==> flow/design.v <==
package cordic_pkg;
    localparam int XY_W = 16;
    localparam int ANGLE_W = 32;
    localparam int MAX_ITER = 32;  
    localparam logic signed [31:0] ANG_PI = 32'sh8000_0000;
    localparam logic signed [31:0] ANG_PI_2 = 32'sh4000_0000;
    localparam logic signed [15:0] KINV_Q15 = 16'sd19898;  
    localparam int KINV_SHIFT = 15;
    localparam real PI = 3.14159265358979323846;
    function automatic logic signed [MAX_ITER-1:0] atan_lut(input int unsigned idx);
        case (idx)
          0: atan_lut = 32'sh2000_0000;
          1: atan_lut = 32'sh12E4_051D;
          2: atan_lut = 32'sh09FB_385B;
          3: atan_lut = 32'sh0511_11D4;
          4: atan_lut = 32'sh028B_0D43;
          5: atan_lut = 32'sh0145_77E1;
          6: atan_lut = 32'sh00A2_EC1E;
          7: atan_lut = 32'sh0051_F155;
          8: atan_lut = 32'sh0028_F953;
          9: atan_lut = 32'sh0014_7E6E;
          10: atan_lut = 32'sh000A_7CC8;
          11: atan_lut = 32'sh0005_3E64;
          12: atan_lut = 32'sh0002_9F32;
          13: atan_lut = 32'sh0001_4F99;
          14: atan_lut = 32'sh0000_A7CC;
          15: atan_lut = 32'sh0000_53E6;
          default: atan_lut = 32'sd0;
        endcase
    endfunction
endpackage
module cordic_stage #(
    parameter int XYI = 19,
    parameter int ANGLE_W = 32,
    parameter int I = 0,
    parameter logic MODE = 1'b0  
)(
    input logic clk,
    input logic rst_n,
    input logic ce,
    input logic signed [XYI:0] x_in,
    input logic signed [XYI:0] y_in,
    input logic signed [ANGLE_W-1:0] z_in,
    output logic signed [XYI:0] x_out,
    output logic signed [XYI:0] y_out,
    output logic signed [ANGLE_W-1:0] z_out
);
    typedef enum logic {MODE_ROT = 1'b0, MODE_VEC = 1'b1} cordic_mode_e;
    logic signed [XYI:0] x_shr;
    logic signed [XYI:0] y_shr;
    logic signed [ANGLE_W-1:0] atan_i;
    logic dir;
    always_comb begin
        x_shr = x_in >>> I;
        y_shr = y_in >>> I;
        atan_i = $signed(cordic_pkg::atan_lut(I));
        dir = (MODE == MODE_ROT) ? z_in[ANGLE_W-1] : y_in[XYI];
    end
    always_ff @(posedge clk or negedge rst_n) begin
        if (!rst_n) begin
            x_out <= '0;
            y_out <= '0;
            z_out <= '0;
        end else if (ce) begin
            if (MODE == MODE_ROT) begin
                x_out <= dir ? (x_in + y_shr) : (x_in - y_shr);
                y_out <= dir ? (y_in - x_shr) : (y_in + x_shr);
                z_out <= dir ? (z_in + atan_i) : (z_in - atan_i);
            end else begin
                x_out <= dir ? (x_in - y_shr) : (x_in + y_shr);
                y_out <= dir ? (y_in + x_shr) : (y_in - x_shr);
                z_out <= dir ? (z_in - atan_i) : (z_in + atan_i);
            end
        end
      end
endmodule
module cordic_preproc #(
  parameter int XY_W = 16,
  parameter int XYI = 19,
  parameter int ANGLE_W = 32
)(
  input logic clk,
  input logic rst_n,
  input logic ce,
  input logic load,
  input logic signed [XY_W-1:0] x_in,
  input logic signed [XY_W-1:0] y_in,
  input logic [ANGLE_W-1:0] angle_in,
  output logic signed [XYI:0] x0,
  output logic signed [XYI:0] y0,
  output logic signed [ANGLE_W-1:0] z0
);
  logic signed [ANGLE_W-1:0] ang_s;
  logic [1:0] quadrant;
  logic signed [XYI:0] x_ext, y_ext;
  always_comb begin
    ang_s = $signed(angle_in);
    quadrant = ang_s[ANGLE_W-1 -: 2];
    x_ext = {{(XYI-XY_W+1){x_in[XY_W-1]}}, x_in};
    y_ext = {{(XYI-XY_W+1){y_in[XY_W-1]}}, y_in};
  end
  always_ff @(posedge clk or negedge rst_n) begin
    if (!rst_n) begin
      x0 <= '0;
      y0 <= '0;
      z0 <= '0;
    end else if (ce) begin
      if (load) begin
        unique case (quadrant)
          2'b00, 2'b11: begin
            x0 <= x_ext;
            y0 <= y_ext;
            z0 <= ang_s;
          end
          2'b01: begin
            x0 <= -y_ext;
            y0 <= x_ext;
            z0 <= ang_s - $signed(cordic_pkg::ANG_PI_2);
          end
          2'b10: begin
            x0 <= y_ext;
            y0 <= -x_ext;
            z0 <= ang_s + $signed(cordic_pkg::ANG_PI_2);
          end
        endcase
      end
    end
  end
endmodule
module cordic_rotator #(
    parameter int XY_W = 16,
    parameter int ANGLE_W = 32,
    parameter int ITER = 16,
    parameter int GUARD = 3,
    parameter int GAIN_COMP = 0
)(
    input logic clk,
    input logic rst_n,
    input logic in_valid,
    output logic in_ready,
    input logic signed [XY_W-1:0] x_start,
    input logic signed [XY_W-1:0] y_start,
    input logic signed [ANGLE_W-1:0] angle,
    output logic out_valid,
    input logic out_ready,
    output logic signed [XY_W-1:0] cosine,
    output logic signed [XY_W-1:0] sine
);
    logic stall;
    logic accept;
    assign stall = out_valid && !out_ready;
    assign in_ready = !stall;
    assign accept = in_valid && in_ready;
    logic [ITER:0] vld;
    always_ff @(posedge clk or negedge rst_n) begin
        if (!rst_n) begin
            vld <= '0;
        end else if (!stall) begin
            vld <= {vld[ITER-1:0], accept};
        end
    end
    assign out_valid = vld[ITER];
    localparam int XYI = XY_W + GUARD;
    logic signed [XYI:0] x0;
    logic signed [XYI:0] y0;
    logic signed [ANGLE_W-1:0] z0;
    cordic_preproc #(
        .XY_W(XY_W),
        .XYI(XYI),
        .ANGLE_W(ANGLE_W)
    ) u_preproc (
        .clk(clk),
        .rst_n(rst_n),
        .ce(!stall),
        .load(accept),
        .x_in(x_start),
        .y_in(y_start),
        .angle_in(angle),
        .x0(x0),
        .y0(y0),
        .z0(z0)
    );
    logic signed [XYI:0] x_pipe [0:ITER];
    logic signed [XYI:0] y_pipe [0:ITER];
    logic signed [ANGLE_W-1:0] z_pipe [0:ITER];
    assign x_pipe[0] = x0;
    assign y_pipe[0] = y0;
    assign z_pipe[0] = z0;
    genvar i;
    generate
        for (i = 0; i < ITER; i++) begin : STG
            cordic_stage #(
                .XYI(XYI),
                .ANGLE_W(ANGLE_W),
                .I(i),
                .MODE(1'b0) 
            ) u_stage (
                .clk(clk),
                .rst_n(rst_n),
                .ce(!stall),
                .x_in(x_pipe[i]),
                .y_in(y_pipe[i]),
                .z_in(z_pipe[i]),
                .x_out(x_pipe[i+1]),
                .y_out(y_pipe[i+1]),
                .z_out(z_pipe[i+1])
            );
         end
    endgenerate
    logic signed [XYI:0] cos_raw, sin_raw;
    assign cos_raw = x_pipe[ITER];
    assign sin_raw = y_pipe[ITER];
    localparam int MULT_W = (XYI+1) + 16;
    logic signed [MULT_W-1:0] cos_prod, sin_prod;
    logic signed [XYI:0] cos_sc, sin_sc;
    always_comb begin
        cos_prod = $signed(cos_raw) * $signed(cordic_pkg::KINV_Q15);
        sin_prod = $signed(sin_raw) * $signed(cordic_pkg::KINV_Q15);
        cos_sc = $signed(cos_prod >>> cordic_pkg::KINV_SHIFT);
        sin_sc = $signed(sin_prod >>> cordic_pkg::KINV_SHIFT);
    end
    logic signed [XYI:0] cos_sel, sin_sel;
    always_comb begin
      if (GAIN_COMP) begin
        cos_sel = cos_sc;
        sin_sel = sin_sc;
      end else begin
        cos_sel = cos_raw;
        sin_sel = sin_raw;
      end
    end
    assign cosine = cos_sel[XY_W-1:0];
    assign sine = sin_sel[XY_W-1:0];
endmodule
module cordic_rot_top (
    input logic clk,
    input logic rst_n,
    input logic in_valid,
    output logic in_ready,
    input logic signed [15:0] x_start,
    input logic signed [15:0] y_start,
    input logic signed [31:0] angle,
    output logic out_valid,
    input logic out_ready,
    output logic signed [15:0] cosine,
    output logic signed [15:0] sine
);
    cordic_rotator #(
        .XY_W(16),
        .ANGLE_W(32),
        .ITER(16),
        .GUARD(3),
        .GAIN_COMP(1)
    ) u_rot (
        .clk(clk),
        .rst_n(rst_n),
        .in_valid(in_valid),
        .in_ready(in_ready),
        .x_start(x_start),
        .y_start(y_start),
        .angle(angle),
        .out_valid(out_valid),
        .out_ready(out_ready),
        .cosine(cosine),
        .sine(sine)
    );
endmodule
Settings: LEC_CHECK=0, CAP_MARGIN=20, CELL_PAD_IN_SITES_GLOBAL_PLACEMENT=1, CORE_MARGIN=2, CORE_UTILIZATION=40, CTS_CLUSTER_DIAMETER=50, MAX_ROUTING_LAYER=met4, MIN_ROUTING_LAYER=met2, PLACE_DENSITY_LB_ADDON=0.13, SETUP_SLACK_MARGIN=-0.36, SLEW_MARGIN=20; clock period 8.86 ns.
run.sh (not shown) runs the stock make flow with config.mk's settings and CLKGATE_MAP_FILE=.
The baseline ran to the end with violations: negative setup slack.
Next try:
CELL_PAD_IN_SITES_GLOBAL_PLACEMENT = not set   (was 1)
CORE_UTILIZATION = 63   (was 40)
CTS_CLUSTER_DIAMETER = not set   (was 50)
MAX_ROUTING_LAYER = not set   (was met4)
MIN_ROUTING_LAYER = not set   (was met2)
PLACE_DENSITY_LB_ADDON = not set   (was 0.13)
SETUP_SLACK_MARGIN = not set   (was -0.36)
clock period = 8.39 ns   (was 8.86 ns; I/O delays follow)
The changed run completed and failed the layout checks on negative setup slack.
Via count shrinks by 29%.
Design area went down by 2.8%.
Die size came out lower by 36%.
Global-route usage is lower by 6.4 points.
Sequential cell count is unchanged.
Cell count went down by 9.0%.
First-iteration DRC count came out lower by 61%.
